Setup of cedar:
Design ixu_mc_pipe, start of the top module:
module ixu_mc_pipe (
    input  wire         core_clock_i,
    input  wire         core_flush_i,
    input  wire  [17:0] data_i,
    input  wire         valid_i,
    output logic        busy_o,
    output wire  [ 5:0] rs1_o,
    output wire  [ 5:0] rs2_o,
    input  wire  [31:0] rs1_data_i,
    input  wire  [31:0] rs2_data_i,
    output wire  [ 4:0] rob_o,
    input  wire  [ 6:0] opcode_i,
    input  wire  [ 6:0] ins_type,
    input  wire         imm_i,
    input  wire  [31:0] immediate_i,
    input  wire  [ 5:0] dest_i,
    output logic [ 5:0] wakeup_dest,
    output logic        wakeup_valid,
    output logic [ 5:0] l_wakeup_dest,
    output logic        l_wakeup_valid,
    output logic [ 5:0] ixu_mc_ex_dest,
    output logic [31:0] ixu_mc_ex_data,
    output logic        ixu_mc_ex_valid,
    output logic [ 5:0] ixu_mc_wb_dest,
    output logic [31:0] ixu_mc_wb_data,
    output logic        ixu_mc_wb_valid,
    output wire  [ 4:0] pmu_ins_id_o,
    output wire         pmu_ins_valid_o
);
export LEC_CHECK = 0
export ABC_AREA = 0
export CAP_MARGIN = 30
export CELL_PAD_IN_SITES_DETAIL_PLACEMENT = 2
export CELL_PAD_IN_SITES_GLOBAL_PLACEMENT = 2
export CORE_ASPECT_RATIO = 0.96
export CORE_MARGIN = 7
export CORE_UTILIZATION = 39
export CTS_CLUSTER_SIZE = 98
export GPL_TIMING_DRIVEN = 0
export HOLD_SLACK_MARGIN = 0.29
export MIN_ROUTING_LAYER = met2
export PLACE_DENSITY_LB_ADDON = 0.24
export SETUP_SLACK_MARGIN = 1.29
export SLEW_MARGIN = 25
export TNS_END_PERCENT = 90
create_clock -name core_clock -period 9.35 [get_ports {core_clock_i}]
run.sh (not shown) runs the stock make flow with config.mk's settings and CLKGATE_MAP_FILE=.
cedar terminated abnormally: global routing (5_1_grt) reported GRT-0116.
> inputs changed (cedar -> maple)
Settings: CORE_MARGIN: 7 -> 2; CORE_ASPECT_RATIO: 0.96 -> unset; TNS_END_PERCENT: 90 -> unset; HOLD_SLACK_MARGIN: 0.29 -> unset; CORE_UTILIZATION: 39 -> 71; CTS_CLUSTER_SIZE: 98 -> 21; SLEW_MARGIN: 25 -> 20; CELL_PAD_IN_SITES_DETAIL_PLACEMENT: 2 -> 0; CELL_PAD_IN_SITES_GLOBAL_PLACEMENT: 2 -> unset; GPL_TIMING_DRIVEN: 0 -> unset; CAP_MARGIN: 30 -> 20; MIN_ROUTING_LAYER: met2 -> unset; the clock period (ns, I/O delays scaled along): 9.35 -> 9.04.
## What came out
maple never completed; the flow aborted with a tool error in global routing (5_1_grt).
maple vs. cedar: average instance area after synthesis shows no meaningful change; initial core utilization shows an increase of 33 points; horizontal die dimension shows a reduction of 29%; pre-CTS setup slack shows an increase of 2.97 ns.
Compared maple against cedar; share of synthesized cell area in and-or and or-and compound cells within noise.
Looking at HPWL after detailed placement, maple sits 43% below cedar.
[maple vs cedar] cell total after placement: lower in maple
maple -> cedar: fraction of registers with async set or reset after synthesis delta 0, exact match
Relative to cedar, routability congestion estimate from global placement decreased by about 7% in maple.
NOTE total of cells resized after clock tree synthesis cedar->maple decreased by more than half
As of maple, TritonCTS buffer count had fallen by a few percent compared to cedar.

---

ixu_mc_pipe again, from the RTL that the note above started with.
clock: 8.58 ns
lec_check: 0
abc_area: 0
cap_margin: 20
cell_pad_in_sites_detail_placement: 0
core_margin: 2
core_utilization: 72
cts_cluster_size: 60
place_density_lb_addon: 0.24
setup_slack_margin: 1.29
slew_margin: 20
The baseline aborted during global routing (5_1_grt) (GRT-0116).
Rerun with:
--- a/flow/config.mk
+++ b/flow/config.mk
@@ -12,2 +12,2 @@
-export CORE_UTILIZATION = 72
-export CTS_CLUSTER_SIZE = 60
+export CORE_UTILIZATION = 56
+export CTS_CLUSTER_SIZE = 98
==> flow/constraint.sdc (replaced) <==
create_clock -name core_clock -period 9.04 [get_ports {core_clock_i}]
set_input_delay 1.8080 -clock core_clock [delete_from_list [all_inputs] [get_ports {core_clock_i}]]
set_output_delay 1.8080 -clock core_clock [all_outputs]
set_load 0.01 [all_outputs]
Result: This time the run finished clean. Die size grows by about 28%. Synthesized cell count is unchanged. Area after synthesis stays the same.

---

ixu_mc_pipe again, from the RTL that the note above started with.
## ixu_mc_pipe
module ixu_mc_pipe (
    input  wire         core_clock_i,
    input  wire         core_flush_i,
    input  wire  [17:0] data_i,
    input  wire         valid_i,
    output logic        busy_o,
    output wire  [ 5:0] rs1_o,
    output wire  [ 5:0] rs2_o,
    input  wire  [31:0] rs1_data_i,
    input  wire  [31:0] rs2_data_i,
    output wire  [ 4:0] rob_o,
    input  wire  [ 6:0] opcode_i,
    input  wire  [ 6:0] ins_type,
    input  wire         imm_i,
    input  wire  [31:0] immediate_i,
    input  wire  [ 5:0] dest_i,
    output logic [ 5:0] wakeup_dest,
    output logic        wakeup_valid,
    output logic [ 5:0] l_wakeup_dest,
    output logic        l_wakeup_valid,
    output logic [ 5:0] ixu_mc_ex_dest,
    output logic [31:0] ixu_mc_ex_data,
    output logic        ixu_mc_ex_valid,
    output logic [ 5:0] ixu_mc_wb_dest,
    output logic [31:0] ixu_mc_wb_data,
    output logic        ixu_mc_wb_valid,
    output wire  [ 4:0] pmu_ins_id_o,
    output wire         pmu_ins_valid_o
);
  assign rob_o = data_i[4:0];
  assign rs1_o = data_i[11:6];
  assign rs2_o = data_i[17:12];
  typedef enum {
    IDLE,
    DIVISION
  } mc_pipe_state_t;
  mc_pipe_state_t        mc_pipe_state;
  reg             [31:0] a;
  reg             [31:0] b;
  reg             [ 6:0] opc;
  ...
export LEC_CHECK = 0
export ABC_AREA = 1
export CAP_MARGIN = 20
export CORE_ASPECT_RATIO = 0.5
export CORE_MARGIN = 2
export CORE_UTILIZATION = 72
export CTS_CLUSTER_DIAMETER = 391
export CTS_CLUSTER_SIZE = 99
export HOLD_SLACK_MARGIN = 0.3
export PLACE_DENSITY = 0.42
export SETUP_SLACK_MARGIN = 0.4
export SLEW_MARGIN = 5
export TNS_END_PERCENT = 5
create_clock -name core_clock -period 6.03 [get_ports {core_clock_i}]
The first run ended with an error in global routing.
Edit:
ABC_AREA = not set   (was 1)
CORE_ASPECT_RATIO = not set   (was 0.5)
CORE_UTILIZATION = 40   (was 72)
CTS_CLUSTER_DIAMETER = not set   (was 391)
CTS_CLUSTER_SIZE = not set   (was 99)
HOLD_SLACK_MARGIN = not set   (was 0.3)
PLACE_DENSITY = not set   (was 0.42)
SLEW_MARGIN = 20   (was 5)
TNS_END_PERCENT = not set   (was 5)
clock period = 8.63 ns   (was 6.03 ns; I/O delays follow)
What happened: Now the flow finished with timing, DRC and antenna clean. Synthesized area came out lower by a few percent. Die area came out higher by well over a third. Synthesized cell count goes down by about a fifth.
Edit:
ABC_AREA = 1   (was not set)
CORE_UTILIZATION = 72   (was 40)
clock period = 5.73 ns   (was 8.63 ns; I/O delays follow)
Result: Now the flow died in global routing, error GRT-0116; die size decreases by about 40%; area after synthesis goes up by about 5%; synthesized cell count went up by 21%.
Edit:
ABC_AREA = not set   (was 1)
CORE_UTILIZATION = 66   (was 72)
MAX_ROUTING_LAYER = met4   (was not set)
SETUP_SLACK_MARGIN = 1.1   (was 0.4)
clock period = 9.0 ns   (was 5.73 ns; I/O delays follow)
Now the flow passed the timing, design-rule and antenna checks.
Synthesized area is lower by 4.8%.
Die area is higher by 3.8%.
Synthesized cell count is lower by 17%.

---

## v33
ixu_mc_pipe again, from the RTL that the note above started with.
## ixu_mc_pipe
module ixu_mc_pipe (
    input  wire         core_clock_i,
    input  wire         core_flush_i,
    input  wire  [17:0] data_i,
    input  wire         valid_i,
    output logic        busy_o,
    output wire  [ 5:0] rs1_o,
    output wire  [ 5:0] rs2_o,
    input  wire  [31:0] rs1_data_i,
    input  wire  [31:0] rs2_data_i,
    output wire  [ 4:0] rob_o,
    input  wire  [ 6:0] opcode_i,
    input  wire  [ 6:0] ins_type,
    input  wire         imm_i,
    input  wire  [31:0] immediate_i,
    input  wire  [ 5:0] dest_i,
    output logic [ 5:0] wakeup_dest,
    output logic        wakeup_valid,
    output logic [ 5:0] l_wakeup_dest,
    output logic        l_wakeup_valid,
    output logic [ 5:0] ixu_mc_ex_dest,
    output logic [31:0] ixu_mc_ex_data,
    output logic        ixu_mc_ex_valid,
    output logic [ 5:0] ixu_mc_wb_dest,
    output logic [31:0] ixu_mc_wb_data,
    output logic        ixu_mc_wb_valid,
    output wire  [ 4:0] pmu_ins_id_o,
    output wire         pmu_ins_valid_o
);
  assign rob_o = data_i[4:0];
  assign rs1_o = data_i[11:6];
  assign rs2_o = data_i[17:12];
  typedef enum {
    IDLE,
    DIVISION
  } mc_pipe_state_t;
  mc_pipe_state_t        mc_pipe_state;
  reg             [31:0] a;
  reg             [31:0] b;
  reg             [ 6:0] opc;
  reg             [ 5:0] ex_dest;
  reg             [ 5:0] ex_rob;
  reg                    ex_valid;
  reg             [ 1:0] ex_type;
  reg                    ex_fwd;
  reg                    div_ex;
  wire            [31:0] ex_alu_result;
  wire            [31:0] ex_mul_result;
  wire            [31:0] ex_div_result;
  wire            [31:0] ex_adder_result;
  wire                   mts;
  wire                   mtu;
  wire                   eq;
  wire                   div_busy;
  wire                   div_done;
  wire                   div_dbz;
  wire                   div_overflow;
  wire                   div_valid;
  reg             [31:0] wb_data;
  ...
clock: 7.96 ns
lec_check: 0
cap_margin: 40
core_margin: 2
core_utilization: 70
cts_cluster_diameter: 222
cts_cluster_size: 34
setup_slack_margin: 0.4
slew_margin: 20
The flow ended early for v33: it failed with a tool error in global routing (5_1_grt).
Edits applied to the flow inputs when going from v33 to v11:
Settings: changing CAP_MARGIN from 40 to 20; changing SETUP_SLACK_MARGIN from 0.4 to 1.4; removing CTS_CLUSTER_SIZE (formerly 34); removing CTS_CLUSTER_DIAMETER (formerly 222); changing CORE_UTILIZATION from 70 to 64; changing the clock period (ns, I/O delays scaled along) from 7.96 to 7.18.
## What came out
In v11 the implementation completed, yet the final layout does not meet the checks, the culprit being negative setup slack.
v11 vs v33 — HPWL after detailed placement dropped by a few percent
Taking v33 as the reference, in v11 post-synthesis sequential area ratio held; total number of H-tree levels went up 1; worst slack at placement went down 390 ps; cell count after placement went up 259.
Of v33 and v11, the run reporting the lower area of the die was v33.
From v33 to v11 the numbers moved as follows: total setup buffers inserted after CTS moved up, chip width moved up.
Inputs modified between v11 and v47:
Settings: CTS_CLUSTER_SIZE: unset -> 96; SETUP_SLACK_MARGIN: 1.4 -> 0.4; CORE_UTILIZATION: 64 -> 62; the clock period (ns, I/O delays scaled along): 7.18 -> 6.93.
--- outcome ---
Compared with v11, count of fill cells added during filler insertion in v47 increased by more than 10%. Changes observed in v47 relative to v11: total core area rose about 3.4%, half-perimeter wire length after placement went up by 2.9%. The flow for v47 finished, though final verification flagged negative setup slack. Re number of sinks driven by the clock tree: no difference whatsoever between v47 and v11.
Input changes introduced in v12 (baseline for comparison: v47):
Settings: changing CTS_CLUSTER_SIZE from 96 to 61; changing CORE_UTILIZATION from 62 to 66; changing the clock period (ns, I/O delays scaled along) from 6.93 to 8.19.
==> results <==
v12 finished all stages; layout check result: FAIL, due to negative setup slack. v12 vs v47 on count of filler cells inserted in the layout: v12 is the lower one. v12 gives more slack of the critical path than v47 did. Lower multi-input combinational cell area goes to v12 over v47. v12: number of global-route vias before repair higher than v47. Measured against v47, the initial antenna violation count of v12 comes out at 1.2 times the reference value. v47 -> v12: unique cell type count in the Yosys netlist delta 0, exact match.
#### Input delta (v23 over v12)
Settings: CORE_UTILIZATION now 70, was 66; CTS_CLUSTER_SIZE now 37, was 61; SETUP_SLACK_MARGIN now -0.57, was 0.4; the clock period (ns, I/O delays scaled along) now 7.18, was 8.19.
Notes after the runs:
Status: v23 FAILED at global routing (5_1_grt) (tool error)
Diff v12..v23 | async set or reset register ratio after synthesis | unchanged
The core area reported for v23 is smaller than that of v12 by 5100 sq um.
From v12 to v23, maximum buffer depth of the clock tree did not move at all.
Setup fix buffers added after clock tree synthesis (lower): v23
Comparing v12 against v23, there is no change at all in total cells reported by yosys after synthesis.
Die size: v23 is under v12
Re number of buffers inserted by hold repair at cts: no difference whatsoever between v23 and v12.
